$ cat flow/design.v
module Mux2to1 #(
    parameter DATA_WIDTH = 32   
)(
    input [DATA_WIDTH-1:0] in0,   
    input [DATA_WIDTH-1:0] in1,   
    input sel,                    
    output reg [DATA_WIDTH-1:0] out  
);
    always @(*) begin
        out = (sel == 1'b0) ? in0 : in1;
    end
endmodule
module Adder (
    input  [31:0]  a,
    input  [31:0]  b, 
    output [31:0] out
);
	reg [31:0] result;
	always@(*) begin
		result = a + b;     
	end
	assign out = result;
endmodule
module pc_incrementer (
    input [31:0] pc_in,
    output [31:0] pc_out
);
    assign pc_out = pc_in + 32'd1;  
endmodule
module branch_mux (
    input branch_taken,           
    input [31:0] branch_address,  
    input [31:0] next_pc,         
    output reg [31:0] pc_out      
);
    always @(*) begin
        if (branch_taken) begin
            pc_out = branch_address;  
        end else begin
            pc_out = next_pc;         
        end
    end
endmodule
module program_counter (
    input clk,                 
    input reset,               
    input freeze,              
    input [31:0] next_address,  
    output reg [31:0] pc        
);
    always @(posedge clk or posedge reset) begin
        if (reset) begin
            pc <= 32'b0;  
        end else if (!freeze) begin
            pc <= next_address;  
        end
    end
endmodule
module IF_Stage (
    input clk,                      
    input rst,                      
    input freeze,                   
    input Branch_taken,             
    input [31:0] BranchAddr,        
    input [31:0] imem_data,         
    output [31:0] PC,               
    output [31:0] Instruction       
);
    wire [31:0] next_address;        
    wire [31:0] selected_address;    
    program_counter pc_module (
        .clk(clk),
        .reset(rst),
        .freeze(freeze & ~Branch_taken),  
        .next_address(selected_address),  
        .pc(PC)
    );
    pc_incrementer pc_inc (
        .pc_in(PC),
        .pc_out(next_address)
    );
    branch_mux branch_selector (
        .branch_taken(Branch_taken),
        .branch_address(BranchAddr),
        .next_pc(next_address),
        .pc_out(selected_address)
    );
    assign Instruction = imem_data;
endmodule
module IF_Stage_Reg (
    input clk,                      
    input rst,                      
    input freeze,                   
    input flush,                    
    input [31:0] PC_in,             
    input [31:0] Instruction_in,    
    output reg [31:0] PC,           
    output reg [31:0] Instruction   
);
    always @(posedge clk or posedge rst) begin
        if (rst) begin
            PC <= 32'b0;
            Instruction <= 32'b0;
        end else if (flush) begin
            PC <= 32'b0;
            Instruction <= 32'b0;
        end else if (!freeze) begin
            PC <= PC_in;
            Instruction <= Instruction_in;
        end
    end
endmodule
module ConditionCheck(
    input [3:0] condition,
    input [3:0] status,
    output reg result
);
    wire n, z, c, v;
    assign {z, c, n, v} = status;
always @(condition, n, z, c, v) begin
        result = 1'b0;
        case (condition)
            4'b0000: result = z;              
            4'b0001: result = ~z;             
            4'b0010: result = c;              
            4'b0011: result = ~c;             
            4'b0100: result = n;              
            4'b0101: result = ~n;             
            4'b0110: result = v;              
            4'b0111: result = ~v;             
            4'b1000: result = c & ~z;         
            4'b1001: result = ~c | z;         
            4'b1010: result = (n == v);       
            4'b1011: result = (n != v);       
            4'b1100: result = ~z & (n == v);  
            4'b1101: result = z & (n != v);   
            4'b1110: result = 1'b1;           
            default: result = 1'b0;
        endcase
    end
endmodule
module ControlUnit(
    input [1:0] mode,
    input [3:0] opcode,
    input sIn,
    output reg [3:0] aluCmd,
    output reg memRead, memWrite,
    output reg wbEn, branch, sOut
);
    always @(mode, opcode, sIn) begin
        aluCmd = 4'd0;
        {memRead, memWrite} = 2'd0;
        {wbEn, branch, sOut} = 3'd0;
        case (opcode)
            4'b1101: aluCmd = 4'b0001;  
            4'b1111: aluCmd = 4'b1001;  
            4'b0100: aluCmd = 4'b0010;  
            4'b0101: aluCmd = 4'b0011;  
            4'b0010: aluCmd = 4'b0100;  
            4'b0110: aluCmd = 4'b0101;  
            4'b0000: aluCmd = 4'b0110;  
            4'b1100: aluCmd = 4'b0111;  
            4'b0001: aluCmd = 4'b1000;  
            4'b1010: aluCmd = 4'b0100;  
            4'b1000: aluCmd = 4'b0110;  
            default: aluCmd = 4'b0001;
        endcase
        case (mode)
            2'b00: begin
                sOut = sIn;
                wbEn = (opcode == 4'b1010 || opcode == 4'b1000) ? 1'b0 : 1'b1;
            end
            2'b01: begin
                wbEn = sIn;
                memRead = sIn;
                memWrite = ~sIn;
            end
            2'b10: branch = 1'b1;
            default:;
        endcase
    end
endmodule
module RegisterFile (
    input clk, rst,
    input [3:0] src1, src2, Dest_wb,
    input [31:0] Result_WB,
    input writeBackEn,
    output [31:0] Val_Rn,Val_Rm 
);
    reg [31:0] register_array [15:0];
    assign Val_Rn = register_array[src1];
    assign Val_Rm = register_array[src2];
    integer i;
    always @(negedge clk) begin
        if (rst) begin
            for (i = 0; i < 16; i = i + 1) begin
                register_array[i] <= 32'b0;
            end
        end else if (writeBackEn) begin
            register_array[Dest_wb] <= Result_WB;
        end
    end
endmodule
module ID_Stage (
    input clk,                
    input rst,                
    input [31:0] Instruction,  
    input [31:0] Result_WB,    
    input writeBackEn,         
    input [3:0] Dest_wb,       
    input hazard,              
    input [3:0] SR,            
    output WB_EN,              
    output MEM_R_EN,           
    output MEM_W_EN,           
    output [3:0] EXE_CMD,      
    output [31:0] Val_Rn,      
    output [31:0] Val_Rm,      
    output imm,                
    output [11:0] Shift_operand,  
    output signed [23:0] Signed_imm_24,  
    output [3:0] Dest,         
    output [3:0] src1,         
    output [3:0] src2,         
    output B,
    output S,
    output Two_src             
);
    wire [3:0] cond_code;           
    wire [1:0] mode;                
    wire [3:0] opcode;              
    wire cond_result;               
    wire ctrl_wbEn, ctrl_memRead, ctrl_memWrite, ctrl_branch, ctrl_s;
    wire [3:0] reg_src2;            
    wire [3:0] ctrl_aluCmd;         
    wire cond_final;                
    assign cond_code = Instruction[31:28];
    assign mode = Instruction[27:26];
    assign opcode = Instruction[24:21];
    assign imm = Instruction[25];
    assign Shift_operand = Instruction[11:0];
    assign Signed_imm_24 = Instruction[23:0];
    assign Dest = Instruction[15:12];
    assign src1 = Instruction[19:16];
    assign Two_src = ~imm | ctrl_memWrite;
    ConditionCheck condition_check(
        .condition(cond_code),
        .status(SR),
        .result(cond_result)
    );
    ControlUnit control_unit(
        .mode(mode),
        .opcode(opcode),
        .sIn(Instruction[20]),
        .aluCmd(ctrl_aluCmd),
        .memRead(ctrl_memRead),
        .memWrite(ctrl_memWrite),
        .wbEn(ctrl_wbEn),
        .branch(ctrl_branch),
        .sOut(ctrl_s)
    );
    RegisterFile rf(
        .clk(clk),
        .rst(rst),
        .src1(Instruction[19:16]),
        .src2(reg_src2),
        .Dest_wb(Dest_wb),
        .Result_WB(Result_WB),
        .writeBackEn(writeBackEn),
        .Val_Rn(Val_Rn),
        .Val_Rm(Val_Rm)
    );
    Mux2to1 #(.DATA_WIDTH(4)) mux_regSrc2(
        .in0(Instruction[3:0]),
        .in1(Instruction[15:12]),
        .sel(ctrl_memWrite),
        .out(reg_src2)
    );
    assign cond_final = ~cond_result | hazard;
    assign src2 = reg_src2;
    Mux2to1 #(.DATA_WIDTH(9)) mux_ctrlSignals(
        .in0({ctrl_aluCmd, ctrl_memRead, ctrl_memWrite, ctrl_wbEn, ctrl_branch, ctrl_s}),
        .in1(9'd0),
        .sel(cond_final),
        .out({EXE_CMD, MEM_R_EN, MEM_W_EN, WB_EN, B, S})
    );
endmodule
module ID_Stage_Reg (
    input clk,                
    input rst,                
    input flush,              
    input WB_EN_IN,           
    input MEM_R_EN_IN,        
    input MEM_W_EN_IN,        
    input B_in,               
    input S_in,               
    input [3:0] EXE_CMD_IN,   
    input [31:0] PC_IN,       
    input [31:0] Val_Rn_IN,   
    input [31:0] Val_Rm_IN,   
    input imm_IN,             
    input signed [11:0] Shift_operand_IN,  
    input [23:0] Signed_imm_24_IN,         
    input [3:0] Dest_IN,      
    input [3:0] SR_in,
    output reg WB_EN,         
    output reg MEM_R_EN,      
    output reg MEM_W_EN,      
    output reg [3:0] EXE_CMD,  
    output reg [31:0] PC,     
    output reg [31:0] Val_Rn,  
    output reg [31:0] Val_Rm,  
    output reg imm,           
    output reg [11:0] Shift_operand,  
    output reg [23:0] Signed_imm_24,  
    output reg [3:0] Dest,     
    output reg B_out,
    output reg S_out,
    output reg [3:0] SR_out
);
    always @(posedge clk or posedge rst) begin
        if (rst) begin
            WB_EN <= 1'b0;
            MEM_R_EN <= 1'b0;
            MEM_W_EN <= 1'b0;
            B_out <= 1'b0;
            S_out <= 1'b0;
            EXE_CMD <= 4'b0;
            PC <= 32'b0;
            Val_Rn <= 32'b0;
            Val_Rm <= 32'b0;
            imm <= 1'b0;
            Shift_operand <= 12'b0;
            Signed_imm_24 <= 24'b0;
            Dest <= 4'b0;
            SR_out <= 4'b0;
        end else if (flush) begin
            WB_EN <= 1'b0;
            MEM_R_EN <= 1'b0;
            MEM_W_EN <= 1'b0;
            B_out <= 1'b0;
            S_out <= 1'b0;
            EXE_CMD <= 4'b0;
            PC <= 32'b0;
            Val_Rn <= 32'b0;
            Val_Rm <= 32'b0;
            imm <= 1'b0;
            Shift_operand <= 12'b0;
            Signed_imm_24 <= 24'b0;
            Dest <= 4'b0;
            SR_out <= 4'b0;
        end else begin
            WB_EN <= WB_EN_IN;
            MEM_R_EN <= MEM_R_EN_IN;
            MEM_W_EN <= MEM_W_EN_IN;
            B_out <= B_in;
            S_out <= S_in;
            EXE_CMD <= EXE_CMD_IN;
            PC <= PC_IN;
            Val_Rn <= Val_Rn_IN;
            Val_Rm <= Val_Rm_IN;
            imm <= imm_IN;
            Shift_operand <= Shift_operand_IN;
            Signed_imm_24 <= Signed_imm_24_IN;
            Dest <= Dest_IN;
            SR_out <= SR_in;
        end
    end
endmodule
module Val2_Generator
(
    input       [11:0]    shifter_operand,
    input                           imm, is_for_memory,
    input   [31:0]       val_Rm,
    output reg [31:0]   val2_out
);
    reg [31:0]  _32bit_immd_temp;
    always @(*) begin
        _32bit_immd_temp = {24'b0, shifter_operand[7:0]};
        if(is_for_memory == 1'b1)
            val2_out = {20'b0, shifter_operand};
        else if(imm == 1'b1) begin
            val2_out = (_32bit_immd_temp >> {shifter_operand[11:8], 1'b0}) |
                       (_32bit_immd_temp << (6'd32 - {shifter_operand[11:8], 1'b0}));
        end
        else begin
            case (shifter_operand[6:5])
                00: begin
                    val2_out = val_Rm << shifter_operand[11:7];
                end
                01: begin
                    val2_out = val_Rm >> shifter_operand[11:7];
                end
                10: begin
                    val2_out = val_Rm >>> shifter_operand[11:7];
                end
                11: begin
                    val2_out = (val_Rm >> shifter_operand[11:7]) |
                               (val_Rm << (6'd32 - shifter_operand[11:7]));
                end
                default:begin
                    val2_out = val_Rm << shifter_operand[11:7];
                end
            endcase
        end
    end
endmodule
module ALU
(
    input       [31:0]   val1, val2,
    input                           carry,
    input       [3:0]               EX_command,
    output  [31:0]   res,
    output  [3:0]               SR
);
    reg V1, C1;
    wire N1, Z1;
    reg [32:0] temp_res;
    assign res = temp_res[31:0];
    assign SR = {Z1, C1, N1, V1};
    assign N1 = res[31];
    assign Z1 = |res ? 0:1;
    always @(*) begin
        V1 = 1'b0;
        C1 = 1'b0;
        case (EX_command)
            4'b0001: begin
                temp_res = val2;
            end
            4'b1001: begin
                temp_res = ~val2;
            end
            4'b0010: begin
                temp_res = val1 + val2;
                C1 = temp_res[32];
                V1 = (val1[31] ~^ val2[31]) & (temp_res[31] ^ val1[31]);
            end
            4'b0011: begin
                temp_res = val1 + val2 + carry;
                C1 = temp_res[32];
                V1 = (val1[31] ~^ val2[31]) & (temp_res[31] ^ val1[31]);
            end
            4'b0100: begin
                temp_res = {val1[31], val1} - {val2[31], val2};
                C1 = temp_res[32];
                V1 = (val1[31] ^ val2[31]) & (temp_res[31] ^ val1[31]);
            end
            4'b0101: begin
                temp_res = val1 - val2 - {31'b0,~carry}; 
                C1 = temp_res[32];
                V1 = (val1[31] ^ val2[31]) & (temp_res[31] ^ val1[31]);
            end
            4'b0110: begin
                temp_res = val1 & val2;
            end
            4'b0111: begin
                temp_res = val1 | val2;
            end
            4'b1000: begin
                temp_res = val1 ^ val2;
            end
            4'b1100: begin
                temp_res = {val1[31], val1} - {val2[31], val2};
                C1 = temp_res[32];
                V1 = (val1[31] ^ val2[31]) & (temp_res[31] ^ val1[31]);
            end
            4'b1110: begin
                temp_res = val1 & val2;
            end
            4'b1010: begin
                temp_res = val1 + val2;
            end
            4'b1010: begin
                temp_res = val1 - val2;
            end
            default:
                temp_res = 32'b0;
        endcase
    end
endmodule
module EXE_Stage
(
  input                    clk,
  input                    rst,
  input  [31:0] pc_in,
  input  [23:0] signed_immediate,
  input  [3:0] EX_command,
  input  [3:0] SR_in,
  input  [11:0] shifter_operand,
  input  [3:0] dst_in,
  input  mem_read_in, mem_write_in, imm, WB_en_in, B_in,
  input  [31:0] val_Rn_in, val_Rm_in,
  output [3:0] dst_out,
  output [3:0] SR_out,
  output [31:0] ALU_res,
  output [31:0] val_Rm_out,
  output [31:0] branch_address,
  output mem_read_out, mem_write_out, WB_en_out, B_out,
  output [31:0] pc 
);
  wire [31:0] val2;
  wire is_for_memory;
  Adder Adder_Inst(
    .a(pc_in + 1'b1),
    .b({{(8){signed_immediate[23]}}, signed_immediate}),
    .out(branch_address)
  );
  wire [31:0] alu_src1;
  wire [31:0] alu_src2;
  Val2_Generator Val2_Generator_Inst(
    .val_Rm(val_Rm_in),
    .shifter_operand(shifter_operand),
    .imm(imm),
    .is_for_memory(is_for_memory),
    .val2_out(val2)
	);
  ALU ALU_Inst(
    .val1(val_Rn_in),
    .val2(val2),
    .EX_command(EX_command),
    .carry(SR_in[2]),
    .res(ALU_res),
    .SR(SR_out)
  );
  assign is_for_memory = mem_read_in | mem_write_in;
  assign pc = pc_in;
  assign dst_out = dst_in;
	assign mem_read_out = mem_read_in;
	assign mem_write_out = mem_write_in;
  assign WB_en_out = WB_en_in;
  assign B_out = B_in;
  assign val_Rm_out = val_Rm_in;
endmodule
module EXE_Stage_Reg
(
  input                    clk,
  input                    rst,
  input  [31:0] pc_in,
  input  [3:0] dst_in,
  input  mem_read_in, mem_write_in, WB_en_in,
  input  [31:0] val_Rm_in,
  input [31:0] ALU_res_in,
  output reg [3:0] dst_out,
  output reg [31:0] ALU_res_out,
  output reg [31:0] val_Rm_out,
  output reg mem_read_out, mem_write_out, WB_en_out,
  output reg [31:0] pc 
);
always @(posedge clk, posedge rst) begin
    if(rst) begin
      pc <= 0;
      dst_out <=  0;
      ALU_res_out <= 0;
      val_Rm_out <= 0;
      mem_read_out <= 0;
      mem_write_out <= 0;
      WB_en_out <= 0;
    end
    else begin
      pc <= pc_in;
      dst_out <= dst_in;
      ALU_res_out <= ALU_res_in;
      val_Rm_out <= val_Rm_in;
      mem_read_out <= mem_read_in;
      mem_write_out <= mem_write_in;
      WB_en_out <= WB_en_in;
    end
end
endmodule
module MEM_Reg
(
    input                       clk,
    input                       rst,
    input [3:0] dst,
    input [31:0] ALU_res,
    input [31:0] mem,
    input mem_read, WB_en,
    output reg [3:0] dst_out,
    output reg [31:0] ALU_res_out,
    output reg [31:0] mem_out,
    output reg mem_read_out, WB_en_out
);
always @(posedge clk, posedge rst) begin
    if(rst) begin
        dst_out <= 0;
        ALU_res_out <= 0;
        mem_out <= 0;
        mem_read_out <= 0;
        WB_en_out <= 0;
    end
    else begin
        dst_out <= dst;
        ALU_res_out <= ALU_res;
        mem_out <= mem;
        mem_read_out <= mem_read;
        WB_en_out <= WB_en;
    end
end
endmodule
module WB_Stage
(
    input                    clk,
    input                    rst,
    input [3:0] dst,
    input [31:0] ALU_res,
    input [31:0] mem,
    input mem_read, WB_en,
    output [3:0] WB_Dest,
    output WB_en_out,
    output [31:0] WB_Value
);
assign WB_Dest = dst;
assign WB_en_out = WB_en;
Mux2to1 #(.DATA_WIDTH(32)) MUX_2_to_1_Reg_File (
		.in0(ALU_res), .in1(mem),
		.sel(mem_read),
		.out(WB_Value)
	);
endmodule
module Status_Reg
(
    input            clk,
    input            rst,
    input            load,
    input      [3:0] status_in,
    output reg [3:0] status
);
    always @(negedge clk or posedge rst) begin
  if(rst) begin
    status <= 0;
  end  
  else if(load) begin
    status <= status_in;
  end
  else begin
    status <= status;
  end    
 end
endmodule
module HazardUnit(
    input [3:0] rn, rdm,
    input twoSrc,
    input [3:0] destEx, destMem,
    input wbEnEx, wbEnMem,  
    output reg hazard
);
   always @(*) begin
        hazard = 1'b0;
        if (wbEnEx) begin
            if ((rn == destEx) || (twoSrc && (rdm == destEx))) begin
                hazard = 1'b1;
            end
        end
        if (wbEnMem) begin
            if ((rn == destMem) || (twoSrc && (rdm == destMem))) begin
                hazard = 1'b1;
            end
        end
    end
endmodule
module arm_core (
    input         clk,
    input         rst,
    output [7:0]  imem_addr,
    input  [31:0] imem_data,
    output [5:0]  dmem_addr,
    output [31:0] dmem_wdata,
    output        dmem_we,
    input  [31:0] dmem_rdata,
    output        wb_en,
    output [3:0]  wb_dest,
    output [31:0] wb_value
);
  wire [31:0] IF_stage_pc_out;
  wire [31:0] IF_stage_instruction_out;
  wire [31:0] branch_address;
  wire EXE_stage_B_out;
  wire hazard_detected;
  IF_Stage IF_Stage_Inst (
    .clk(clk),
    .rst(rst),
    .freeze(hazard_detected),
    .Branch_taken(EXE_stage_B_out),
    .BranchAddr(branch_address),
    .imem_data(imem_data),
    .PC(IF_stage_pc_out),
    .Instruction(IF_stage_instruction_out)
  );
  assign imem_addr = IF_stage_pc_out[7:0];
  wire [31:0] IF_reg_pc_out;
  wire [31:0] IF_reg_instruction_out;
  IF_Stage_Reg IF_Reg_Inst (
    .clk(clk),
    .rst(rst),
    .freeze(hazard_detected),
    .flush(EXE_stage_B_out),
    .PC_in(IF_stage_pc_out),
    .Instruction_in(IF_stage_instruction_out),
    .PC(IF_reg_pc_out),
    .Instruction(IF_reg_instruction_out)
  );
  wire [3:0]  ID_stage_reg_file_dst;
  wire [3:0]  ID_stage_reg_file_src1, ID_stage_reg_file_src2;
  wire [31:0] ID_stage_val_Rn, ID_stage_val_Rm;
  wire [23:0] ID_stage_signed_immediate;
  wire [11:0] ID_stage_shifter_operand;
  wire [3:0]  ID_stage_EX_command_out;
  wire [3:0]  status;
  wire ID_stage_mem_read_out, ID_stage_mem_write_out, ID_stage_WB_en_out,
       ID_stage_Imm_out, ID_stage_B_out, ID_stage_SR_update_out;
  wire [3:0]  WB_Stage_dst_out;
  wire [31:0] WB_Value;
  wire WB_Stage_WB_en_out;
  wire has_src1;
  ID_Stage ID_Stage_Inst (
    .clk(clk),
    .rst(rst),
    .hazard(hazard_detected),
    .Instruction(IF_reg_instruction_out),
    .Dest_wb(WB_Stage_dst_out),
    .Result_WB(WB_Value),
    .writeBackEn(WB_Stage_WB_en_out),
    .SR(status),
    .Dest(ID_stage_reg_file_dst),
    .Val_Rn(ID_stage_val_Rn), .Val_Rm(ID_stage_val_Rm),
    .Signed_imm_24(ID_stage_signed_immediate),
    .Shift_operand(ID_stage_shifter_operand),
    .EXE_CMD(ID_stage_EX_command_out),
    .MEM_R_EN(ID_stage_mem_read_out), .MEM_W_EN(ID_stage_mem_write_out),
    .WB_EN(ID_stage_WB_en_out),
    .imm(ID_stage_Imm_out),
    .B(ID_stage_B_out),
    .S(ID_stage_SR_update_out),
    .Two_src(has_src1),
    .src1(ID_stage_reg_file_src1),
    .src2(ID_stage_reg_file_src2)
  );
  wire [31:0] ID_reg_pc_out;
  wire [3:0]  ID_reg_reg_file_dst_out;
  wire [31:0] ID_reg_val_Rn_out, ID_reg_val_Rm_out;
  wire [23:0] ID_reg_signed_immediate_out;
  wire [11:0] ID_reg_shifter_operand_out;
  wire [3:0]  ID_reg_SR_out, ID_reg_EX_command_out;
  wire ID_reg_mem_read_out, ID_reg_mem_write_out, ID_reg_WB_en_out,
       ID_reg_Imm_out, ID_reg_B_out, ID_reg_SR_update_out;
  ID_Stage_Reg ID_Reg_Inst (
    .clk(clk),
    .rst(rst),
    .flush(EXE_stage_B_out),
    .PC_IN(IF_reg_pc_out),
    .Dest_IN(ID_stage_reg_file_dst),
    .Val_Rn_IN(ID_stage_val_Rn), .Val_Rm_IN(ID_stage_val_Rm),
    .Signed_imm_24_IN(ID_stage_signed_immediate),
    .Shift_operand_IN(ID_stage_shifter_operand),
    .EXE_CMD_IN(ID_stage_EX_command_out),
    .MEM_R_EN_IN(ID_stage_mem_read_out), .MEM_W_EN_IN(ID_stage_mem_write_out),
    .WB_EN_IN(ID_stage_WB_en_out),
    .imm_IN(ID_stage_Imm_out),
    .B_in(ID_stage_B_out),
    .S_in(ID_stage_SR_update_out),
    .PC(ID_reg_pc_out),
    .Dest(ID_reg_reg_file_dst_out),
    .Val_Rn(ID_reg_val_Rn_out), .Val_Rm(ID_reg_val_Rm_out),
    .Signed_imm_24(ID_reg_signed_immediate_out),
    .Shift_operand(ID_reg_shifter_operand_out),
    .EXE_CMD(ID_reg_EX_command_out),
    .MEM_R_EN(ID_reg_mem_read_out), .MEM_W_EN(ID_reg_mem_write_out),
    .WB_EN(ID_reg_WB_en_out),
    .imm(ID_reg_Imm_out),
    .B_out(ID_reg_B_out),
    .S_out(ID_reg_SR_update_out),
    .SR_in(status),
    .SR_out(ID_reg_SR_out)
  );
  wire [31:0] EXE_stage_pc_out;
  wire [3:0]  EXE_stage_reg_file_dst_out;
  wire [31:0] EXE_stage_val_Rm_out;
  wire [3:0]  EXE_stage_SR_out;
  wire [31:0] ALU_res;
  wire EXE_stage_mem_read_out, EXE_stage_mem_write_out, EXE_stage_WB_en_out;
  EXE_Stage EXE_Stage_Inst (
    .clk(clk),
    .rst(rst),
    .pc_in(ID_reg_pc_out),
    .signed_immediate(ID_reg_signed_immediate_out),
    .EX_command(ID_reg_EX_command_out),
    .SR_in(ID_reg_SR_out),
    .shifter_operand(ID_reg_shifter_operand_out),
    .dst_in(ID_reg_reg_file_dst_out),
    .mem_read_in(ID_reg_mem_read_out), .mem_write_in(ID_reg_mem_write_out),
    .imm(ID_reg_Imm_out),
    .WB_en_in(ID_reg_WB_en_out),
    .B_in(ID_reg_B_out),
    .val_Rn_in(ID_reg_val_Rn_out), .val_Rm_in(ID_reg_val_Rm_out),
    .dst_out(EXE_stage_reg_file_dst_out),
    .SR_out(EXE_stage_SR_out),
    .ALU_res(ALU_res),
    .val_Rm_out(EXE_stage_val_Rm_out),
    .branch_address(branch_address),
    .mem_read_out(EXE_stage_mem_read_out), .mem_write_out(EXE_stage_mem_write_out),
    .WB_en_out(EXE_stage_WB_en_out),
    .B_out(EXE_stage_B_out),
    .pc(EXE_stage_pc_out)
  );
  wire [31:0] EXE_reg_pc_out;
  wire [3:0]  EXE_reg_dst_out;
  wire [31:0] EXE_reg_ALU_res_out;
  wire [31:0] EXE_reg_val_Rm_out;
  wire EXE_reg_mem_read_out, EXE_reg_mem_write_out, EXE_reg_WB_en_out;
  EXE_Stage_Reg EXE_Reg_Inst (
    .clk(clk),
    .rst(rst),
    .pc_in(EXE_stage_pc_out),
    .dst_in(EXE_stage_reg_file_dst_out),
    .mem_read_in(EXE_stage_mem_read_out), .mem_write_in(EXE_stage_mem_write_out),
    .WB_en_in(EXE_stage_WB_en_out),
    .val_Rm_in(EXE_stage_val_Rm_out),
    .ALU_res_in(ALU_res),
    .dst_out(EXE_reg_dst_out),
    .ALU_res_out(EXE_reg_ALU_res_out),
    .val_Rm_out(EXE_reg_val_Rm_out),
    .mem_read_out(EXE_reg_mem_read_out), .mem_write_out(EXE_reg_mem_write_out),
    .WB_en_out(EXE_reg_WB_en_out),
    .pc(EXE_reg_pc_out)
  );
  wire [31:0] Mem_Stage_mem_out;
  assign dmem_addr  = EXE_reg_ALU_res_out[7:2];
  assign dmem_wdata = EXE_reg_val_Rm_out;
  assign dmem_we    = EXE_reg_mem_write_out;
  assign Mem_Stage_mem_out = EXE_reg_mem_read_out ? dmem_rdata : 32'b0;
  wire [3:0]  Mem_Reg_dst_out;
  wire [31:0] Mem_Reg_ALU_res_out;
  wire [31:0] Mem_Reg_mem_out;
  wire Mem_Reg_read_out, Mem_Reg_WB_en_out;
  MEM_Reg Mem_Reg_Inst (
    .clk(clk),
    .rst(rst),
    .dst(EXE_reg_dst_out),
    .ALU_res(EXE_reg_ALU_res_out),
    .mem(Mem_Stage_mem_out),
    .mem_read(EXE_reg_mem_read_out),
    .WB_en(EXE_reg_WB_en_out),
    .dst_out(Mem_Reg_dst_out),
    .ALU_res_out(Mem_Reg_ALU_res_out),
    .mem_out(Mem_Reg_mem_out),
    .mem_read_out(Mem_Reg_read_out),
    .WB_en_out(Mem_Reg_WB_en_out)
  );
  WB_Stage WB_Stage_Inst (
    .clk(clk),
    .rst(rst),
    .dst(Mem_Reg_dst_out),
    .ALU_res(Mem_Reg_ALU_res_out),
    .mem(Mem_Reg_mem_out),
    .mem_read(Mem_Reg_read_out),
    .WB_en(Mem_Reg_WB_en_out),
    .WB_Dest(WB_Stage_dst_out),
    .WB_en_out(WB_Stage_WB_en_out),
    .WB_Value(WB_Value)
  );
  assign wb_en    = WB_Stage_WB_en_out;
  assign wb_dest  = WB_Stage_dst_out;
  assign wb_value = WB_Value;
  Status_Reg Status_Reg_Inst (
    .clk(clk),
    .rst(rst),
    .load(ID_reg_SR_update_out),
    .status_in(EXE_stage_SR_out),
    .status(status)
  );
  HazardUnit Hazard_Detection_Unit_Inst (
    .rn(ID_stage_reg_file_src1),
    .rdm(ID_stage_reg_file_src2),
    .destEx(ID_reg_reg_file_dst_out),
    .destMem(EXE_reg_dst_out),
    .wbEnEx(ID_reg_WB_en_out),
    .wbEnMem(EXE_reg_WB_en_out),
    .twoSrc(has_src1),
    .hazard(hazard_detected)
  );
endmodule
$ cat flow/run.sh
#!/bin/bash
# the make line also repeats each setting of config.mk as NAME=value (left out here)
make -C /OpenROAD-flow-scripts/flow DESIGN_CONFIG=/design/flow/config.mk WORK_HOME=/design/flow/orfs CLKGATE_MAP_FILE= finish
$ cat flow/config.mk
export PLATFORM = sky130hd
export DESIGN_NAME = arm_core
export DESIGN_NICKNAME = arm_core
export VERILOG_FILES = /design/flow/design.v
export SDC_FILE = /design/flow/constraint.sdc
export NUM_CORES = 4
export LEC_CHECK = 0
export ABC_AREA = 1
export CAP_MARGIN = 20
export CORE_MARGIN = 2
export CORE_UTILIZATION = 58
export PLACE_DENSITY = 0.6
export SLEW_MARGIN = 20
$ cat flow/constraint.sdc
create_clock -name core_clock -period 12.8 [get_ports {clk}]
set_input_delay 2.5600 -clock core_clock [delete_from_list [all_inputs] [get_ports {clk}]]
set_output_delay 2.5600 -clock core_clock [all_outputs]
set_load 0.01 [all_outputs]
==> flow_metrics.tcl, run 1 <==
# yosys + openroad results
set metrics [dict create \
    clkSlewWorstSetupHoldPaths_ns 0.06 \
    top_area_share_pct 29.2 \
    die_width_microns 305 \
    worstHoldEndpoint "Mem_Reg_Inst.ALU_res_out[30]" \
    warnings 642 \
    drt-initial-drc-count 10600 \
    clock-sinks 804 \
    busiest_layer "met2" \
    fp-utilization_pct 58.6 \
    cp-endpoint "Status_Reg_Inst.status[3]" \
    numCtsBuffers 87 \
    synthArstFlopShare_pct 36.3 \
    die_h_microns 305 \
    logic_family "simple AND/OR/NAND/NOR gates" \
    core_sq_um 90000 \
    critical_path.startpoint "ID_Reg_Inst.Signed_imm_24[7]" \
    path_depth 31 \
    finalClockSkew_ns 0.0800 \
    syn_nets 7346 \
    antenna_found_initial 21 \
    grt_max_degree 180 \
    drv_cap 0 \
    area_delta_synth_final_pct 15.3 \
    ys_sh_simple_pct 27.0 \
    clock_latency_ns 0.71 \
    yosysSeqAreaShare_pct 43.0 \
    syn_inst 7112 \
    cp-end-kind "register" \
    slew_viol_final 0 \
    required_ns 7.10 \
    grt_pass1_vias 55300 \
    ys.flop_type "edfxtp_1" \
    final_cell_area_sq_um 60800 \
    post_drt_wl_per_cell_microns 26.5 \
    drc 0 \
    worst_slew_pin_slew_ns 1.28 \
    setup_tns_ns 0 \
    ys_types 63 \
    edf_count 512 \
    dpl_worst_slack_ns 0.522 \
    synth-warning-count 17 \
    slew_headroom_pct 13.8 \
    r2r-end "Status_Reg_Inst.status[3]" \
    arrival_ns 6.83 \
    ys_sh_aoi_pct 16.1 \
    ios 150 \
    syn_area_per_cell_sq_um 7.41 \
    hp-class "reg2reg" \
    rsz0062_at_grt "no" \
    ctsRootBufferMaster "clkbuf_16" \
    fa_ha_area_share_pct 4.06 \
    synthTopCellsByCount "1,426 x nand2_1, 935 x nor2_1, 788 x inv_1" \
    rr_worst_depth 31 \
    yosys.area.top_type "edfxtp_1" \
    instances_no_fill 8882 \
    vias 57400 \
    cts_tree "built" \
    fin_ws_ns 0.269 \
    finalHoldViolations 0 \
    first_pass_iters 10 \
    h-tree-depth 3 \
    grt_pass1_wl_microns 340000 \
    timing_worst_setup_path_type "reg2reg" \
    critPathSlowestCell "o21ai_0" \
    crit_path_frequent_cell "nand2_1" \
    die_area_sq_um 93300 \
    mux_area_share_pct 0.0403 \
    setup_viol_count_final 0 \
    dp.final_hpwl_microns 157000 \
    avgViaCountPerCell 6.46 \
    min_path_cells 0 \
    place.gp.congestion 1.09 \
    wl_microns 235000 \
    place_area_sq_um 55800 \
    holdWs_ns 0.354 \
    ys_cells 7112 \
    rrSetupSlack_ns 0.27 \
    cp_slowest_stage_delay_ns 0.52 \
    holdCritStartpoint "EXE_Reg_Inst.ALU_res_out[30]" \
    ys_area_sq_um 52700 \
    startpoint_type "register" \
    post_cts_buffers 0 \
    final_nets 7862 \
    globalRouteOverflowTotal 0 \
    grtUsageMet3_pct 15.2 \
    cts_max_path_buffers 3 \
    worst-path-buf-inv 3 \
    status "timing/DRC/antenna clean" \
    num_rows 110 \
    xor_area_share_pct 0.385 \
    cp_max_fo 15 \
    use_met2_pct 73.5 \
    synth_flops 804 \
    use_met1_pct 58.8 \
    synthesis.area_sq_um 52700 \
    r2r-start "ID_Reg_Inst.Signed_imm_24[7]" \
    ant_nets 0 \
    port_buffers 149 \
    grt_util_all_layers_pct 49.2 \
    top_cell "nand2_1" \
    dp.cells 8204 \
    area_leaders "edfxtp_1 29%, dfrtp_1 14%, nand2_1 10%" \
    critPathTopFamily "simple AND/OR/NAND/NOR gates" \
]
==> metrics by stage <==
stage          util [%]
2_1_floorplan         -
3_3_place_gp       61.9
3_5_place_dp       61.9
4_1_cts            67.5
5_1_grt            67.5
6_report           67.5
==> layout make-up <==
cell class | count | area [sq um]
clock inverter | 574 | 2630
clock buffer | 100 | 2370
sequential | 804 | 22700
antenna | 5 | 12.5
timing repair buffer | 360 | 3270
fill | 7299 | 29200
multi-input combinational | 5037 | 25200
tap | 1176 | 1470
inverter | 826 | 3130
==> layer usage <==
metal | vias up | part of all wire, %
met3 | 1518 | 15
met2 | 5190 | 42
li1 | 24700 | -
met5 | - | 0.033
met1 | 25900 | 33
met4 | 14 | 9.8
==> timing repair <==
action,CTS,global route
endpoints found under the setup margin,0,1
resized,0,1
hold buffers,0,0
==> run 2: changes to the inputs <==
- ABC_AREA: 1 -> unset
- CORE_UTILIZATION: 58 -> 65
- SETUP_SLACK_MARGIN: unset -> -0.99
- clock period: 12.8 -> 12.9 ns (I/O delays scaled with it)
==> flow_metrics.tcl, run 2 <==
# implementation run metrics
set metrics [dict create \
    yosysSeqAreaShare_pct 44.1 \
    ys_sh_simple_pct 17.3 \
    mux_area_share_pct 11.6 \
    dpl_worst_slack_ns -0.543 \
    ys_cells 5166 \
    die_area_sq_um 81400 \
    top_area_share_pct 29.9 \
    xor_area_share_pct 2.18 \
    ys_area_sq_um 51400 \
    ys_sh_aoi_pct 15.9 \
    dp.final_hpwl_microns 152000 \
    syn_nets 5400 \
    ctsRootBufferMaster "clkbuf_16" \
    place.gp.congestion 1.14 \
    ios 150 \
    syn_inst 5166 \
    fa_ha_area_share_pct 4.28 \
    area_leaders "edfxtp_1 30%, dfrtp_1 14%, mux4_2 8.4%" \
    cts_max_path_buffers 3 \
    numCtsBuffers 85 \
    synthesis.area_sq_um 51400 \
    top_cell "nor2_1" \
    synthTopCellsByCount "736 x nor2_1, 589 x nand2_1, 512 x edfxtp_1" \
    port_buffers 149 \
    synth_flops 804 \
    cts-hold-fix-buffers 0 \
    fp-utilization_pct 65.4 \
    num_rows 103 \
    yosys.area.top_type "edfxtp_1" \
    failed_stage "5_1_grt" \
    post_cts_buffers 0 \
    synth-warning-count 17 \
    h-tree-depth 3 \
    edf_count 512 \
    clock-sinks 804 \
    die_h_microns 285 \
    core_sq_um 78600 \
    post_cts_resized 0 \
    status "did not finish" \
    ys.flop_type "edfxtp_1" \
    syn_area_per_cell_sq_um 9.95 \
    dp.cells 6828 \
    ys_types 112 \
    die_width_microns 285 \
    logic_family "simple AND/OR/NAND/NOR gates" \
    place_area_sq_um 59700 \
    synthArstFlopShare_pct 36.3 \
]
[run 2: through the flow]
stage / setup TNS, ns / util, %
detailed placement: -0.848 / 76.0
CTS: -1.35 / 82.1
floorplan: -195.16 / -
global placement: -0.751 / 76.0
==> run 3: changes to the inputs <==
- ABC_AREA: unset -> 1
- CAP_MARGIN: 20 -> 40
- CORE_ASPECT_RATIO: unset -> 1.42
- CORE_UTILIZATION: 65 -> 72
- CTS_CLUSTER_SIZE: unset -> 95
- PLACE_DENSITY: 0.6 -> 0.4
- SETUP_SLACK_MARGIN: -0.99 -> unset
- TNS_END_PERCENT: unset -> 10
- clock period: 12.9 -> 6.58 ns (I/O delays scaled with it)
==> flow_metrics.tcl, run 3 <==
# implementation run metrics
set metrics [dict create \
    clock-sinks 804 \
    ios 150 \
    ys_cells 7112 \
    ys_sh_simple_pct 27.0 \
    synth_flops 804 \
    place.gp.congestion 1.27 \
    yosys.area.top_type "edfxtp_1" \
    dp.final_hpwl_microns 161000 \
    top_cell "nand2_1" \
    xor_area_share_pct 0.385 \
    num_rows 118 \
    syn_area_per_cell_sq_um 7.41 \
    yosysSeqAreaShare_pct 43.0 \
    ys_area_sq_um 52700 \
    synthTopCellsByCount "1,426 x nand2_1, 935 x nor2_1, 788 x inv_1" \
    fa_ha_area_share_pct 4.06 \
    ctsRootBufferMaster "clkbuf_16" \
    synthArstFlopShare_pct 36.3 \
    mux_area_share_pct 0.0403 \
    place_area_sq_um 62300 \
    die_h_microns 326 \
    ys.flop_type "edfxtp_1" \
    grt_util_all_layers_pct 101 \
    logic_family "simple AND/OR/NAND/NOR gates" \
    synthesis.area_sq_um 52700 \
    ys_sh_aoi_pct 16.1 \
    fp-utilization_pct 72.6 \
    globalRouteOverflowTotal 5072 \
    area_leaders "edfxtp_1 29%, dfrtp_1 14%, nand2_1 10%" \
    failed_stage "5_1_grt" \
    top_area_share_pct 29.2 \
    syn_inst 7112 \
    synth-warning-count 17 \
    die_area_sq_um 75400 \
    cts-hold-fix-buffers 0 \
    cts_max_path_buffers 3 \
    port_buffers 149 \
    status "did not finish" \
    dpl_worst_slack_ns -1.79 \
    error_line "[ERROR GRT-0116] Global routing finished with congestion. Check the congestion regions in the DRC Viewer." \
    ys_types 63 \
    core_sq_um 72600 \
    die_width_microns 231 \
    numCtsBuffers 79 \
    edf_count 512 \
    syn_nets 7346 \
    h-tree-depth 3 \
    dp.cells 8816 \
]
[run 3: repair_timing]
action                     CTS
gates resized              229
setup endpoints to repair    4
pin swaps                   42
cloned                       6
buffers inserted            24
[run 3: layer usage]
| metal | track usage, % | overflow |
|---|---|---|
| met4 | 111 | 1262 |
| met2 | 120 | 3339 |
| met5 | 67.4 | 49 |
| met3 | 87.4 | 252 |
| met1 | 92.6 | 170 |
[run 3: metrics by stage]
stage          util (%)
4_1_cts            93.7
3_5_place_dp       85.8
3_3_place_gp       85.6
2_1_floorplan         -
==> run 4: changes to the inputs <==
- CAP_MARGIN: 40 -> 20
- CORE_ASPECT_RATIO: 1.42 -> unset
- CTS_CLUSTER_DIAMETER: unset -> 392
- SETUP_SLACK_MARGIN: unset -> 1.6
==> flow_metrics.tcl, run 4 <==
# implementation run metrics
set metrics [dict create \
    failed_stage "5_1_grt" \
    syn_inst 7112 \
    status "did not finish" \
    ys.flop_type "edfxtp_1" \
    fa_ha_area_share_pct 4.06 \
    place.gp.congestion 1.23 \
    port_buffers 149 \
    ys_area_sq_um 52700 \
    numCtsBuffers 12 \
    synthTopCellsByCount "1,426 x nand2_1, 935 x nor2_1, 788 x inv_1" \
    place_area_sq_um 61700 \
    synth_flops 804 \
    top_area_share_pct 29.2 \
    xor_area_share_pct 0.385 \
    syn_area_per_cell_sq_um 7.41 \
    error_line "[ERROR GRT-0116] Global routing finished with congestion. Check the congestion regions in the DRC Viewer." \
    yosysSeqAreaShare_pct 43.0 \
    fp-utilization_pct 72.5 \
    grt_util_all_layers_pct 88.5 \
    h-tree-depth 1 \
    mux_area_share_pct 0.0403 \
    die_width_microns 275 \
    top_cell "nand2_1" \
    synthArstFlopShare_pct 36.3 \
    ys_sh_aoi_pct 16.1 \
    ys_types 63 \
    num_rows 99 \
    die_h_microns 275 \
    cts_max_path_buffers 3 \
    area_leaders "edfxtp_1 29%, dfrtp_1 14%, nand2_1 10%" \
    synthesis.area_sq_um 52700 \
    globalRouteOverflowTotal 996 \
    die_area_sq_um 75400 \
    core_sq_um 72700 \
    synth-warning-count 17 \
    clock-sinks 804 \
    ys_cells 7112 \
    syn_nets 7346 \
    dp.final_hpwl_microns 157000 \
    edf_count 512 \
    cts-hold-fix-buffers 0 \
    ctsRootBufferMaster "clkbuf_16" \
    logic_family "simple AND/OR/NAND/NOR gates" \
    ys_sh_simple_pct 27.0 \
    yosys.area.top_type "edfxtp_1" \
    ios 150 \
]
run 4: metrics by stage:
stage	hold slack, ns	setup WS, ns	cells
after CTS	0.347	-1.51	9353
after global placement	0.332	-1.66	8749
after detailed placement	0.336	-1.71	8749
after floorplan	0.331	-1.24	7112
run 4: layer usage:
metal	overflow	global-route usage, %
met2	449	98.6
met3	67	80.5
met5	20	59.3
met4	401	88.4
met1	59	87.7
run 4: what timing repair did:
item | CTS
gates resized | 205
gates cloned | 20
pin swaps | 47
setup endpoints to repair | 1056
buffers inserted | 53
==> run 5: changes to the inputs <==
- CORE_UTILIZATION: 72 -> 44
- CTS_CLUSTER_DIAMETER: 392 -> unset
- CTS_CLUSTER_SIZE: 95 -> unset
- PLACE_DENSITY: 0.4 -> 0.6
- SETUP_SLACK_MARGIN: 1.6 -> unset
- TNS_END_PERCENT: 10 -> unset
- clock period: 6.58 -> 8.91 ns (I/O delays scaled with it)
==> flow_metrics.tcl, run 5 <==
# yosys + openroad results
set metrics [dict create \
    cts_tree "built" \
    cp-endpoint "Status_Reg_Inst.status[2]" \
    crit_path_frequent_cell "nand2_1" \
    finalHoldViolations 0 \
    ys_area_sq_um 52700 \
    place.gp.congestion 1.06 \
    critical_path.startpoint "ID_Reg_Inst.Signed_imm_24[11]" \
    final_cell_area_sq_um 69300 \
    arrival_ns 5.66 \
    cp_slowest_stage_delay_ns 0.57 \
    drc 0 \
    ys_sh_simple_pct 27.0 \
    path_depth 31 \
    setup_viol_count_final 4 \
    required_ns 4.98 \
    ys_cells 7112 \
    r2r-end "Status_Reg_Inst.status[2]" \
    timing_worst_setup_path_type "reg2reg" \
    final_nets 8752 \
    num_rows 126 \
    synthTopCellsByCount "1,426 x nand2_1, 935 x nor2_1, 788 x inv_1" \
    dp.final_hpwl_microns 178000 \
    logic_family "simple AND/OR/NAND/NOR gates" \
    ios 150 \
    top_cell "nand2_1" \
    setup_tns_ns -2.24 \
    cp-end-kind "register" \
    clock-sinks 804 \
    port_buffers 149 \
    ys_types 63 \
    cts-hold-fix-buffers 0 \
    top_area_share_pct 29.2 \
    globalRouteOverflowTotal 0 \
    antenna_found_initial 17 \
    fa_ha_area_share_pct 4.06 \
    synthesis.area_sq_um 52700 \
    rrSetupSlack_ns -0.69 \
    warnings 642 \
    grt_util_all_layers_pct 40.2 \
    critPathTopFamily "simple AND/OR/NAND/NOR gates" \
    fp-utilization_pct 44.5 \
    core_sq_um 118000 \
    die_area_sq_um 123000 \
    synth_flops 804 \
    ys_sh_aoi_pct 16.1 \
    cp_max_fo 5 \
    critPathSlowestCell "dfrtp_1" \
    mux_area_share_pct 0.0403 \
    status "complete, but fails checks" \
    avgViaCountPerCell 5.71 \
    synth-warning-count 17 \
    area_delta_synth_final_pct 31.5 \
    r2r-start "ID_Reg_Inst.Signed_imm_24[11]" \
    holdCritStartpoint "EXE_Reg_Inst.ALU_res_out[13]" \
    worst-path-buf-inv 8 \
    worst_slew_pin_slew_ns 1.08 \
    grt_max_degree 184 \
    grt_pass1_vias 55800 \
    grt_pass1_wl_microns 359000 \
    edf_count 512 \
    clock_latency_ns 0.75 \
    numCtsBuffers 92 \
    first_pass_iters 7 \
    syn_area_per_cell_sq_um 7.41 \
    vias 58200 \
    rsz0062_at_grt "yes" \
    synthArstFlopShare_pct 36.3 \
    min_path_cells 0 \
    area_leaders "edfxtp_1 29%, dfrtp_1 14%, nand2_1 10%" \
    h-tree-depth 3 \
    finalClockSkew_ns 0.101 \
    clkSlewWorstSetupHoldPaths_ns 0.06 \
    xor_area_share_pct 0.385 \
    startpoint_type "register" \
    cts_max_path_buffers 3 \
    drv_cap 0 \
    rr_worst_depth 31 \
    hp-class "reg2reg" \
    fin_ws_ns -0.685 \
    place_area_sq_um 63000 \
    slew_headroom_pct 27.6 \
    yosys.area.top_type "edfxtp_1" \
    yosysSeqAreaShare_pct 43.0 \
    wl_microns 250000 \
    die_width_microns 350 \
    slew_viol_final 0 \
    ctsRootBufferMaster "clkbuf_16" \
    ant_nets 0 \
    syn_nets 7346 \
    die_h_microns 350 \
    post_drt_wl_per_cell_microns 24.5 \
    ys.flop_type "edfxtp_1" \
    syn_inst 7112 \
    worstHoldEndpoint "Mem_Reg_Inst.ALU_res_out[13]" \
    drt-initial-drc-count 7771 \
    failed_checks "setup timing" \
]
==> run 5: layer usage <==
layer  track usage [%]  wire, microns  share of wire, %  vias to the layer above
met2              61.6         110000                44                     3658
met4              24.0          16000               6.4                       12
li1                  -              -                 -                    26500
met5                 0             80             0.032                        -
met1              51.5          96300                38                    27300
met3              9.67          28000                11                      736
==> run 5: cell type report <==
type                       instances  area [sq um]
multi-input combinational       5037         26000
sequential                       804         22700
tap                             1600          2000
clock inverter                   569          2630
inverter                         826          3140
timing repair buffer            1244         10200
timing repair inverter             1          7.51
antenna                           12          30.0
fill                           11000         49100
clock buffer                     112          2640
==> run 5: what timing repair did <==
action / 4_1_cts / 5_1_grt
pin swaps: 29 / 40
endpoints found under the setup margin: 4 / 4
gates cloned: 1 / 0
gates resized: 150 / 72
buffers inserted: 15 / 6
==> run 5: stage by stage <==
step	worst slack, ns	utilization [%]	hold WS (ns)	instances
finish	-0.685	58.6	0.332	10200
global route	-0.971	58.5	0.346	10200
CTS	-0.467	58.2	0.333	10200
detailed placement	-1.06	53.2	0.336	9491
global placement	-1.13	53.2	0.332	9491
floorplan	-0.0777	-	0.331	7112
==> run 6: changes to the inputs <==
- CORE_UTILIZATION: 44 -> 58
- clock period: 8.91 -> 13.3 ns (I/O delays scaled with it)
==> flow_metrics.tcl, run 6 <==
# yosys + openroad results
set metrics [dict create \
    die_h_microns 305 \
    wl_microns 227000 \
    fa_ha_area_share_pct 4.06 \
    ys_sh_aoi_pct 16.1 \
    top_area_share_pct 29.2 \
    worst-path-buf-inv 5 \
    clock-sinks 804 \
    ys.flop_type "edfxtp_1" \
    ys_sh_simple_pct 27.0 \
    finalHoldViolations 0 \
    final_cell_area_sq_um 60200 \
    synth-warning-count 17 \
    drt-initial-drc-count 9422 \
    syn_nets 7346 \
    port_buffers 149 \
    cp-end-kind "register" \
    dpl_worst_slack_ns 0.549 \
    area_leaders "edfxtp_1 29%, dfrtp_1 14%, nand2_1 10%" \
    yosysSeqAreaShare_pct 43.0 \
    avgViaCountPerCell 6.37 \
    place_area_sq_um 55300 \
    ios 150 \
    ys_area_sq_um 52700 \
    rsz0062_at_grt "no" \
    ys_cells 7112 \
    synthesis.area_sq_um 52700 \
    synthArstFlopShare_pct 36.3 \
    grt_max_degree 136 \
    drv_cap 0 \
    num_rows 110 \
    ctsRootBufferMaster "clkbuf_16" \
    dp.final_hpwl_microns 155000 \
    status "timing/DRC/antenna clean" \
    antenna_found_initial 26 \
    xor_area_share_pct 0.385 \
    edf_count 512 \
    globalRouteOverflowTotal 0 \
    fin_ws_ns 0.365 \
    cts_tree "built" \
    startpoint_type "register" \
    synth_flops 804 \
    logic_family "simple AND/OR/NAND/NOR gates" \
    die_area_sq_um 93300 \
    setup_viol_count_final 0 \
    die_width_microns 305 \
    setup_tns_ns 0 \
    h-tree-depth 3 \
    slew_headroom_pct 19.5 \
    r2r-end "Status_Reg_Inst.status[3]" \
    grt_util_all_layers_pct 47.7 \
    cp_slowest_stage_delay_ns 0.69 \
    r2r-start "ID_Reg_Inst.Signed_imm_24[9]" \
    worstHoldEndpoint "Mem_Reg_Inst.ALU_res_out[1]" \
    first_pass_iters 8 \
    critPathTopFamily "simple AND/OR/NAND/NOR gates" \
    hp-class "reg2reg" \
    path_depth 31 \
    place.gp.congestion 1.10 \
    warnings 643 \
    grt_pass1_wl_microns 331000 \
    rrSetupSlack_ns 0.37 \
    yosys.area.top_type "edfxtp_1" \
    crit_path_frequent_cell "nand2_1" \
    critPathSlowestCell "ha_1" \
    drc 0 \
    clkSlewWorstSetupHoldPaths_ns 0.06 \
    min_path_cells 0 \
    holdCritStartpoint "EXE_Reg_Inst.ALU_res_out[1]" \
    syn_inst 7112 \
    syn_area_per_cell_sq_um 7.41 \
    cp-endpoint "Status_Reg_Inst.status[3]" \
    required_ns 7.33 \
    grt_pass1_vias 54300 \
    ys_types 63 \
    rr_worst_depth 31 \
    ant_nets 0 \
    core_sq_um 90000 \
    mux_area_share_pct 0.0403 \
    top_cell "nand2_1" \
    cp_max_fo 20 \
    post_cts_buffers 0 \
    arrival_ns 6.97 \
    critical_path.startpoint "ID_Reg_Inst.Signed_imm_24[9]" \
    post_drt_wl_per_cell_microns 25.8 \
    cts_max_path_buffers 3 \
    clock_latency_ns 0.71 \
    numCtsBuffers 87 \
    fp-utilization_pct 58.6 \
    area_delta_synth_final_pct 14.1 \
    worst_slew_pin_slew_ns 1.21 \
    synthTopCellsByCount "1,426 x nand2_1, 935 x nor2_1, 788 x inv_1" \
    final_nets 7818 \
    finalClockSkew_ns 0.0733 \
    utilization_pct 66.8 \
    slew_viol_final 0 \
    vias 56300 \
    timing_worst_setup_path_type "reg2reg" \
]
-- run 6: layout make-up --
| cell class | count | area [sq um] |
|---|---|---|
| fill | 7410 | 29900 |
| multi-input combinational | 5037 | 25200 |
| sequential | 804 | 22700 |
| inverter | 826 | 3130 |
| timing repair buffer | 316 | 2870 |
| clock inverter | 565 | 2420 |
| clock buffer | 103 | 2350 |
| tap | 1176 | 1470 |
| antenna | 7 | 17.5 |
-- run 6: layer usage --
layer / global-route usage [%] / wire, microns / vias up
li1: - / - / 24600
met1: 58.2 / 77800 / 25700
met2: 70.5 / 96100 / 4671
met3: 14.8 / 32700 / 1271
met4: 37.3 / 20900 / 16
met5: 0 / 101 / -
-- run 6: what timing repair did --
action                                 CTS  global route
setup endpoints to repair                0             1
hold buffers                             0             0
endpoints found under the hold margin    0             0
resized                                  0             1
-- run 6: metrics by stage --
stage | instances | hold WS (ns)
final | 8834 | 0.345
after global routing | 8828 | 0.354
after CTS | 8826 | 0.343
after detailed placement | 8159 | 0.335
after global placement | 8159 | 0.333
after floorplan | 7112 | 0.331
==> run 7: changes to the inputs <==
- CELL_PAD_IN_SITES_DETAIL_PLACEMENT: unset -> 2
- CELL_PAD_IN_SITES_GLOBAL_PLACEMENT: unset -> 1
- CORE_MARGIN: 2 -> 5
- CORE_UTILIZATION: 58 -> 40
- CTS_CLUSTER_SIZE: unset -> 93
- MAX_ROUTING_LAYER: unset -> met5
- PLACE_DENSITY: 0.6 -> unset
- PLACE_DENSITY_LB_ADDON: unset -> 0.28
- SLEW_MARGIN: 20 -> 15
- TNS_END_PERCENT: unset -> 30
- clock period: 13.3 -> 11.7 ns (I/O delays scaled with it)
==> flow_metrics.tcl, run 7 <==
# implementation run metrics
set metrics [dict create \
    core_sq_um 131000 \
    fp-utilization_pct 40.1 \
    yosys.area.top_type "edfxtp_1" \
    place_area_sq_um 57800 \
    h-tree-depth 3 \
    failed_stage "5_1_grt" \
    port_buffers 149 \
    top_area_share_pct 29.2 \
    yosysSeqAreaShare_pct 43.0 \
    ys_sh_simple_pct 27.0 \
    mux_area_share_pct 0.0403 \
    ys_types 63 \
    synth_flops 804 \
    top_cell "nand2_1" \
    xor_area_share_pct 0.385 \
    die_h_microns 373 \
    syn_inst 7112 \
    clock-sinks 804 \
    ys_cells 7112 \
    fa_ha_area_share_pct 4.06 \
    synthArstFlopShare_pct 36.3 \
    grt_util_all_layers_pct 68.0 \
    place.gp.congestion 1.01 \
    area_leaders "edfxtp_1 29%, dfrtp_1 14%, nand2_1 10%" \
    numCtsBuffers 97 \
    error_line "[ERROR GRT-0116] Global routing finished with congestion. Check the congestion regions in the DRC Viewer." \
    ys_area_sq_um 52700 \
    synthTopCellsByCount "1,426 x nand2_1, 935 x nor2_1, 788 x inv_1" \
    ctsRootBufferMaster "clkbuf_16" \
    ios 150 \
    cts-hold-fix-buffers 0 \
    status "did not finish" \
    logic_family "simple AND/OR/NAND/NOR gates" \
    die_area_sq_um 139000 \
    num_rows 133 \
    ys_sh_aoi_pct 16.1 \
    syn_nets 7346 \
    ys.flop_type "edfxtp_1" \
    synth-warning-count 17 \
    dpl_worst_slack_ns -0.217 \
    dp.cells 8951 \
    edf_count 512 \
    syn_area_per_cell_sq_um 7.41 \
    die_width_microns 373 \
    synthesis.area_sq_um 52700 \
    globalRouteOverflowTotal 12 \
    cts_max_path_buffers 3 \
    dp.final_hpwl_microns 221000 \
]
[run 7: routing by layer]
layer,overflow,track usage [%]
met1,0,68.8
met2,6,86.8
met3,0,49.0
met4,6,66.4
met5,0,22.6
[run 7: timing repair]
item / 4_1_cts
pin swaps: 11
cloned: 7
buffers inserted: 11
setup endpoints to repair: 4
resized: 145
[run 7: through the flow]
stage	utilization [%]
after floorplan	-
after global placement	44.0
after detailed placement	44.0
after CTS	48.7
==> run 8: changes to the inputs <==
- ABC_AREA: 1 -> unset
- CELL_PAD_IN_SITES_DETAIL_PLACEMENT: 2 -> 1
- CORE_ASPECT_RATIO: unset -> 1.28
- CORE_MARGIN: 5 -> 2
- CORE_UTILIZATION: 40 -> 51
- CTS_CLUSTER_DIAMETER: unset -> 122
- CTS_CLUSTER_SIZE: 93 -> 61
- GPL_ROUTABILITY_DRIVEN: unset -> 1
- GPL_TIMING_DRIVEN: unset -> 1
- HOLD_SLACK_MARGIN: unset -> 0.14
- MAX_ROUTING_LAYER: met5 -> unset
- SETUP_SLACK_MARGIN: unset -> 3.66
- SLEW_MARGIN: 15 -> 0
- TNS_END_PERCENT: 30 -> unset
- clock period: 11.7 -> 14.3 ns (I/O delays scaled with it)
==> flow_metrics.tcl, run 8 <==
# implementation run metrics
set metrics [dict create \
    port_buffers 149 \
    top_cell "nor2_1" \
    xor_area_share_pct 2.18 \
    yosys.area.top_type "edfxtp_1" \
    grt_util_all_layers_pct 77.9 \
    ys_types 112 \
    ys.flop_type "edfxtp_1" \
    cts_max_path_buffers 3 \
    area_leaders "edfxtp_1 30%, dfrtp_1 14%, mux4_2 8.4%" \
    syn_area_per_cell_sq_um 9.95 \
    synth-warning-count 17 \
    ys_sh_simple_pct 17.3 \
    die_area_sq_um 103000 \
    globalRouteOverflowTotal 230 \
    syn_inst 5166 \
    ys_cells 5166 \
    num_rows 131 \
    numCtsBuffers 21 \
    dpl_worst_slack_ns -0.0757 \
    ios 150 \
    ctsRootBufferMaster "clkbuf_16" \
    ys_area_sq_um 51400 \
    logic_family "simple AND/OR/NAND/NOR gates" \
    top_area_share_pct 29.9 \
    fa_ha_area_share_pct 4.28 \
    yosysSeqAreaShare_pct 44.1 \
    edf_count 512 \
    mux_area_share_pct 11.6 \
    dp.final_hpwl_microns 169000 \
    core_sq_um 99800 \
    synthesis.area_sq_um 51400 \
    synth_flops 804 \
    error_line "[ERROR GRT-0232] Routing congestion too high. Check the congestion heatmap in the GUI." \
    status "did not finish" \
    h-tree-depth 1 \
    fp-utilization_pct 51.5 \
    die_h_microns 363 \
    synthArstFlopShare_pct 36.3 \
    failed_stage "5_1_grt" \
    clock-sinks 804 \
    place.gp.congestion 1.05 \
    ys_sh_aoi_pct 15.9 \
    die_width_microns 285 \
    syn_nets 5400 \
    synthTopCellsByCount "736 x nor2_1, 589 x nand2_1, 512 x edfxtp_1" \
]
## run 8: metrics by stage
| stage | instances | utilization [%] | instance area (sq um) | hold WS (ns) |
|---|---|---|---|---|
| after CTS | 7339 | 61.8 | 61600 | 0.371 |
| after detailed placement | 6730 | 57.6 | 57500 | 0.336 |
| after global placement | 6728 | 57.6 | 57500 | 0.333 |
| after floorplan | 5166 | - | 52200 | 0.331 |
## run 8: what timing repair did
action	in CTS
buffers inserted	52
hold buffers	0
setup endpoints to repair	1032
gates resized	151
gates cloned	9
pin swaps	44
## run 8: routing by layer
| layer | overflow | track usage, % |
|---|---|---|
| met4 | 96 | 79.3 |
| met1 | 7 | 75.5 |
| met2 | 115 | 93.4 |
| met5 | 0 | 42.6 |
| met3 | 12 | 65.1 |
==> run 9: changes to the inputs <==
- CELL_PAD_IN_SITES_GLOBAL_PLACEMENT: 1 -> unset
- CORE_UTILIZATION: 51 -> 18
- CTS_CLUSTER_DIAMETER: 122 -> unset
- HOLD_SLACK_MARGIN: 0.14 -> unset
- SLEW_MARGIN: 0 -> 20
- clock period: 14.3 -> 15.7 ns (I/O delays scaled with it)
==> flow_metrics.tcl, run 9 <==
# yosys + openroad results
set metrics [dict create \
    die_width_microns 476 \
    cp_max_fo 9 \
    cp-endpoint "Status_Reg_Inst.status[3]" \
    area_delta_synth_final_pct 34.7 \
    mux_area_share_pct 11.6 \
    place_area_sq_um 61200 \
    core_sq_um 285000 \
    xor_area_share_pct 2.18 \
    critical_path.startpoint "ID_Reg_Inst.Val_Rm[9]" \
    grt_util_all_layers_pct 18.8 \
    drt-initial-drc-count 4061 \
    port_buffers 149 \
    ys_area_sq_um 51400 \
    status "timing/DRC/antenna clean" \
    clock_latency_ns 0.73 \
    grt_pass1_vias 52700 \
    path_depth 23 \
    edf_count 512 \
    synthTopCellsByCount "736 x nor2_1, 589 x nand2_1, 512 x edfxtp_1" \
    worstHoldEndpoint "Mem_Reg_Inst.ALU_res_out[20]" \
    syn_inst 5166 \
    critPathSlowestCell "dfrtp_1" \
    utilization_pct 24.3 \
    h-tree-depth 3 \
    synthesis.area_sq_um 51400 \
    setup_viol_count_final 0 \
    syn_nets 5400 \
    slew_headroom_pct 22.7 \
    ys.flop_type "edfxtp_1" \
    slew_viol_final 0 \
    top_cell "nor2_1" \
    cp-end-kind "register" \
    die_area_sq_um 290000 \
    clock-sinks 804 \
    synthArstFlopShare_pct 36.3 \
    num_rows 222 \
    timing_worst_setup_path_type "reg2reg" \
    final_nets 6430 \
    grt_max_degree 110 \
    r2r-end "Status_Reg_Inst.status[3]" \
    ys_types 112 \
    clkSlewWorstSetupHoldPaths_ns 0.06 \
    numCtsBuffers 91 \
    globalRouteOverflowTotal 0 \
    vias 49000 \
    final_cell_area_sq_um 69300 \
    ys_cells 5166 \
    cts_max_path_buffers 3 \
    layout.area.comb_sq_um 28700 \
    r2r-start "ID_Reg_Inst.Val_Rm[9]" \
    fp-utilization_pct 18.0 \
    wl_microns 282000 \
    synth-warning-count 17 \
    place.gp.congestion 0.956 \
    drc 0 \
    worst_slew_pin_slew_ns 1.15 \
    hp-class "reg2reg" \
    finalHoldViolations 0 \
    cts_tree "built" \
    arrival_ns 7.57 \
    critPathTopFamily "simple AND/OR/NAND/NOR gates" \
    area_leaders "edfxtp_1 30%, dfrtp_1 14%, mux4_2 8.4%" \
    ios 150 \
    ys_sh_simple_pct 17.3 \
    post_drt_wl_per_cell_microns 28.0 \
    fillers 32900 \
    required_ns 8.52 \
    antenna_found_initial 18 \
    dp.final_hpwl_microns 191000 \
    cp_slowest_stage_delay_ns 0.70 \
    worstPathCellList "buf_4 > mux4_2 > nor2_1 > a2111o_1 > o31ai_1 > nor4_2 > buf_4 > ha_2 > a21o_1 > a31o_2 > a22o_1 > a211o_1 > or3_4 > or2_1 > buf_4 > nor2_1 > xor2_1 > a211o_1 > nor4_4 > buf_4 > nand4b_1 > or4_4 > o41ai_2" \
    setup_tns_ns 0 \
    ys_sh_aoi_pct 15.9 \
    holdCritStartpoint "EXE_Reg_Inst.ALU_res_out[20]" \
    rrSetupSlack_ns 0.95 \
    avgViaCountPerCell 4.86 \
    ant_nets 0 \
    ctsRootBufferMaster "clkbuf_16" \
    finalClockSkew_ns 0.0723 \
    warnings 638 \
    logic_family "simple AND/OR/NAND/NOR gates" \
    rsz0062_at_grt "yes" \
    die_h_microns 609 \
    yosysSeqAreaShare_pct 44.1 \
    crit_path_frequent_cell "buf_4" \
    grt_pass1_wl_microns 393000 \
    synth_flops 804 \
    startpoint_type "register" \
    fa_ha_area_share_pct 4.28 \
    rr_worst_depth 23 \
    yosys.area.top_type "edfxtp_1" \
    min_path_cells 0 \
    first_pass_iters 6 \
    drv_cap 0 \
    top_area_share_pct 29.9 \
    cts-hold-fix-buffers 0 \
    worst-path-buf-inv 4 \
    syn_area_per_cell_sq_um 9.95 \
    seqCellArea_sq_um 22700 \
]
[run 9: per-layer routing]
layer	global-route usage, %	share of wire [%]	routed length, microns
met1	20.7	37	105000
met2	33.1	50	141000
met3	2.45	5.0	14200
met4	13.3	7.8	22000
met5	0	0	0
[run 9: final cells by class]
type                       instances  share of cell area, %
multi-input combinational       3779                   41.4
sequential                       804                   32.8
timing repair buffer             828                   10.6
tap                             3808                   6.88
clock buffer                     113                   3.71
clock inverter                   568                   3.50
inverter                         180                   1.03
antenna                            5                 0.0181
[run 9: stage by stage]
step	hold slack (ns)	cells	worst slack, ns
floorplan	0.331	5166	1.60
global placement	0.332	9266	-0.0469
detailed placement	0.336	9269	-0.0332
CTS	0.350	10000	0.960
global route	0.356	10100	0.741
finish	0.347	10100	0.950
[run 9: timing repair]
action / CTS / global route
gates resized: 293 / 63
setup buffers: 84 / 25
pin swaps: 71 / 40
gates cloned: 16 / 6
setup endpoints to repair: 1028 / 212
